==> job 9444: inputs <==
==> flow/design.v (excerpt) <==
module processing_fsm(clock, reset, start_signal, size, done, 
                            buf_0_write_en, buf_1_write_en, error_buf_write_en,
                            buf_0_w_data, buf_1_w_data, error_mem_w_data,
                            buf_0_r_data, buf_1_r_data, error_mem_r_data,
                            buf_0_addr, buf_1_addr, error_mem_addr, buf_sel);
Settings: LEC_CHECK=0, CAP_MARGIN=5, CELL_PAD_IN_SITES_DETAIL_PLACEMENT=1, CELL_PAD_IN_SITES_GLOBAL_PLACEMENT=0, CORE_MARGIN=2, CORE_UTILIZATION=39, CTS_CLUSTER_DIAMETER=120, GPL_TIMING_DRIVEN=0, MIN_ROUTING_LAYER=met2, PLACE_DENSITY=0.54, SETUP_SLACK_MARGIN=0.81, SLEW_MARGIN=35; clock period 3.33 ns.
run.sh (not shown) runs the stock make flow with config.mk's settings and CLKGATE_MAP_FILE=.
==> inputs of job 9818, as changes to job 9444 <==
- ABC_AREA: not set -> 1
- CAP_MARGIN: 5 -> 40
- CELL_PAD_IN_SITES_GLOBAL_PLACEMENT: 0 -> not set
- CORE_UTILIZATION: 39 -> 23
- CTS_CLUSTER_DIAMETER: 120 -> not set
- CTS_CLUSTER_SIZE: not set -> 89
- GPL_TIMING_DRIVEN: 0 -> not set
- MAX_ROUTING_LAYER: not set -> met4
- MIN_ROUTING_LAYER: met2 -> not set
- PLACE_DENSITY: 0.54 -> not set
- SETUP_SLACK_MARGIN: 0.81 -> not set
- SLEW_MARGIN: 35 -> 20
==> flow/constraint.sdc (replaced) <==
create_clock -name core_clock -period 7.0 [get_ports {clock}]
set_input_delay 1.4000 -clock core_clock [delete_from_list [all_inputs] [get_ports {clock}]]
set_output_delay 1.4000 -clock core_clock [all_outputs]
set_load 0.01 [all_outputs]
==> inputs of job 1756, as changes to job 9444 <==
- CAP_MARGIN: 5 -> 20
- CELL_PAD_IN_SITES_DETAIL_PLACEMENT: 1 -> not set
- CELL_PAD_IN_SITES_GLOBAL_PLACEMENT: 0 -> not set
- CORE_UTILIZATION: 39 -> 70
- CTS_CLUSTER_DIAMETER: 120 -> not set
- GPL_TIMING_DRIVEN: 0 -> not set
- MIN_ROUTING_LAYER: met2 -> not set
- PLACE_DENSITY: 0.54 -> not set
- SETUP_SLACK_MARGIN: 0.81 -> not set
- SLEW_MARGIN: 35 -> 20
==> flow/constraint.sdc (replaced) <==
create_clock -name core_clock -period 8.6 [get_ports {clock}]
set_input_delay 1.7200 -clock core_clock [delete_from_list [all_inputs] [get_ports {clock}]]
set_output_delay 1.7200 -clock core_clock [all_outputs]
set_load 0.01 [all_outputs]
==> comparison table <==
quantity                                                                        job 1756                  job 9818                    job 9444
Run status                                                       complete, no violations   complete, no violations  complete, but fails checks
Layout check failures                                                                  -                         -                setup timing
Total routed wire length on the met1 layer                                      24.16 mm                  36.10 mm                        0 um
Maximum number of pins on one net before global-route repair                         137                        58                          77
Combinational fraction of the cell area                                           60.20%                    54.61%                      56.35%
Antenna fix cells                                                                      0                         4                           7
Global-route wire length before repair                                          100.5 mm                  131.1 mm                    125.9 mm
Area fraction of the dominant cell type after synthesis                           26.74%                    26.29%                      26.74%
Most common cell on crit path                                      sky130_fd_sc_hd__fa_1  sky130_fd_sc_hd__nand2_1       sky130_fd_sc_hd__fa_1
Worst slew margin relative to its limit                                           27.32%                    33.83%                      31.09%
Number of global-route vias before repair                                          18335                     22347                       31159
Floorplan die area                                                             34350 um2                104400 um2                   60990 um2
Met2 track demand over resource in global routing                                 63.69%                    26.95%                      50.63%
Non-filler instance count after layout                                              2830                      4428                        3465
Startpoint of the worst hold path                             buf_1_write_en$_DFFE_PN0N_        state[3]$_DFF_PN0_         state[12]$_DFF_PN0_

---

==> trial 6 <==
processing_fsm again, from the RTL that the note above started with.
==> flow/design.v (excerpt) <==
module processing_fsm(clock, reset, start_signal, size, done, 
                            buf_0_write_en, buf_1_write_en, error_buf_write_en,
                            buf_0_w_data, buf_1_w_data, error_mem_w_data,
                            buf_0_r_data, buf_1_r_data, error_mem_r_data,
                            buf_0_addr, buf_1_addr, error_mem_addr, buf_sel);
    input clock;
    input reset;
    input start_signal;
    input size;
    output reg done;
    output reg buf_0_write_en;
    output reg buf_1_write_en;
    output error_buf_write_en; 
    output reg [7:0] buf_0_w_data;
    output reg [7:0] buf_1_w_data;
    output [15:0] error_mem_w_data; 
    input  [7:0] buf_0_r_data;
    input  [7:0] buf_1_r_data;
    input  [15:0] error_mem_r_data; 
    output reg [15:0] buf_0_addr;
    output reg [15:0] buf_1_addr;
    output reg [15:0] error_mem_addr; 
    output reg buf_sel;
    assign error_buf_write_en = 1'b0;
  ...
Settings: LEC_CHECK=0, ABC_AREA=1, CAP_MARGIN=0, CORE_MARGIN=2, CORE_UTILIZATION=72, CTS_CLUSTER_SIZE=10, HOLD_SLACK_MARGIN=0.29, PLACE_DENSITY=0.42, SETUP_SLACK_MARGIN=0.37, SLEW_MARGIN=20, TNS_END_PERCENT=20; clock period 4.59 ns.
==> build 1 (differences from trial 6) <==
ABC_AREA = unset   (was 1)
CAP_MARGIN = 20   (was 0)
CORE_UTILIZATION = 65   (was 72)
CTS_CLUSTER_SIZE = unset   (was 10)
HOLD_SLACK_MARGIN = unset   (was 0.29)
PLACE_DENSITY = unset   (was 0.42)
SETUP_SLACK_MARGIN = unset   (was 0.37)
TNS_END_PERCENT = unset   (was 20)
==> flow/constraint.sdc (replaced) <==
create_clock -name core_clock -period 4.4 [get_ports {clock}]
set_input_delay 0.8800 -clock core_clock [delete_from_list [all_inputs] [get_ports {clock}]]
set_output_delay 0.8800 -clock core_clock [all_outputs]
set_load 0.01 [all_outputs]
==> build 8 (differences from trial 6) <==
CAP_MARGIN = 20   (was 0)
CTS_CLUSTER_SIZE = unset   (was 10)
HOLD_SLACK_MARGIN = unset   (was 0.29)
PLACE_DENSITY = 0.36   (was 0.42)
SETUP_SLACK_MARGIN = unset   (was 0.37)
TNS_END_PERCENT = 10   (was 20)
==> flow/constraint.sdc (replaced) <==
create_clock -name core_clock -period 3.08 [get_ports {clock}]
set_input_delay 0.6160 -clock core_clock [delete_from_list [all_inputs] [get_ports {clock}]]
set_output_delay 0.6160 -clock core_clock [all_outputs]
set_load 0.01 [all_outputs]
==> trial 72 (differences from trial 6) <==
ABC_AREA = unset   (was 1)
CAP_MARGIN = 20   (was 0)
CTS_CLUSTER_DIAMETER = 29   (was unset)
CTS_CLUSTER_SIZE = unset   (was 10)
HOLD_SLACK_MARGIN = unset   (was 0.29)
PLACE_DENSITY = 0.79   (was 0.42)
SETUP_SLACK_MARGIN = 0.59   (was 0.37)
TNS_END_PERCENT = 10   (was 20)
==> flow/constraint.sdc (replaced) <==
create_clock -name core_clock -period 4.24 [get_ports {clock}]
set_input_delay 0.8480 -clock core_clock [delete_from_list [all_inputs] [get_ports {clock}]]
set_output_delay 0.8480 -clock core_clock [all_outputs]
set_load 0.01 [all_outputs]
==> comparison <==
- Build 1 ran to the end with violations: negative setup slack. Build 8 reached the layout checks and failed them: negative hold slack, negative setup slack. Trial 72 reached the layout checks and failed them: negative setup slack. Trial 6 completed without violations.
- Of build 8 and trial 6, trial 6 has the higher count of clock-buffer cells in the layout (gap 9).
- The lowest routed wire length belongs to build 1, the highest to build 8.
- Of build 8 and trial 6, trial 6 has the higher hold slack (gap 0.33 ns).
- Between trial 72 and build 1, the lower setup slack is in trial 72 (gap 0.73 ns).
==> figures <==
                                                                build 1                                    build 8                   trial 6                trial 72
Result of the run                                       failed layout checks                       failed layout checks       finished clean         failed layout checks
Layout check failures                              negative setup slack  negative hold slack, negative setup slack                         -    negative setup slack
Fin Setup TNS                                                  -1.59 ns                                  -10.03 ns                      0 ns                -5.76 ns
Number of OpenROAD warnings                                          43                                         41                        45                      40
Comb/total area                                                   0.578                                      0.536                     0.569                   0.551
Placed cells                                                       2947                                       3728                      3488                    2919
Cell with the most instances after synthesis     sky130_fd_sc_hd__inv_1                   sky130_fd_sc_hd__nand2_1  sky130_fd_sc_hd__nand2_1  sky130_fd_sc_hd__inv_1
Worst relative slew slack                                         0.300                                      0.182                     0.324                   0.271
Routed wire length on met2                                      31.6 mm                                    37.6 mm                   35.5 mm                 35.5 mm
Flop area                                                      6230 µm²                                   6240 µm²                  6220 µm²                6240 µm²
Number of tap cells added at floorplan                              455                                        442                       442                     402
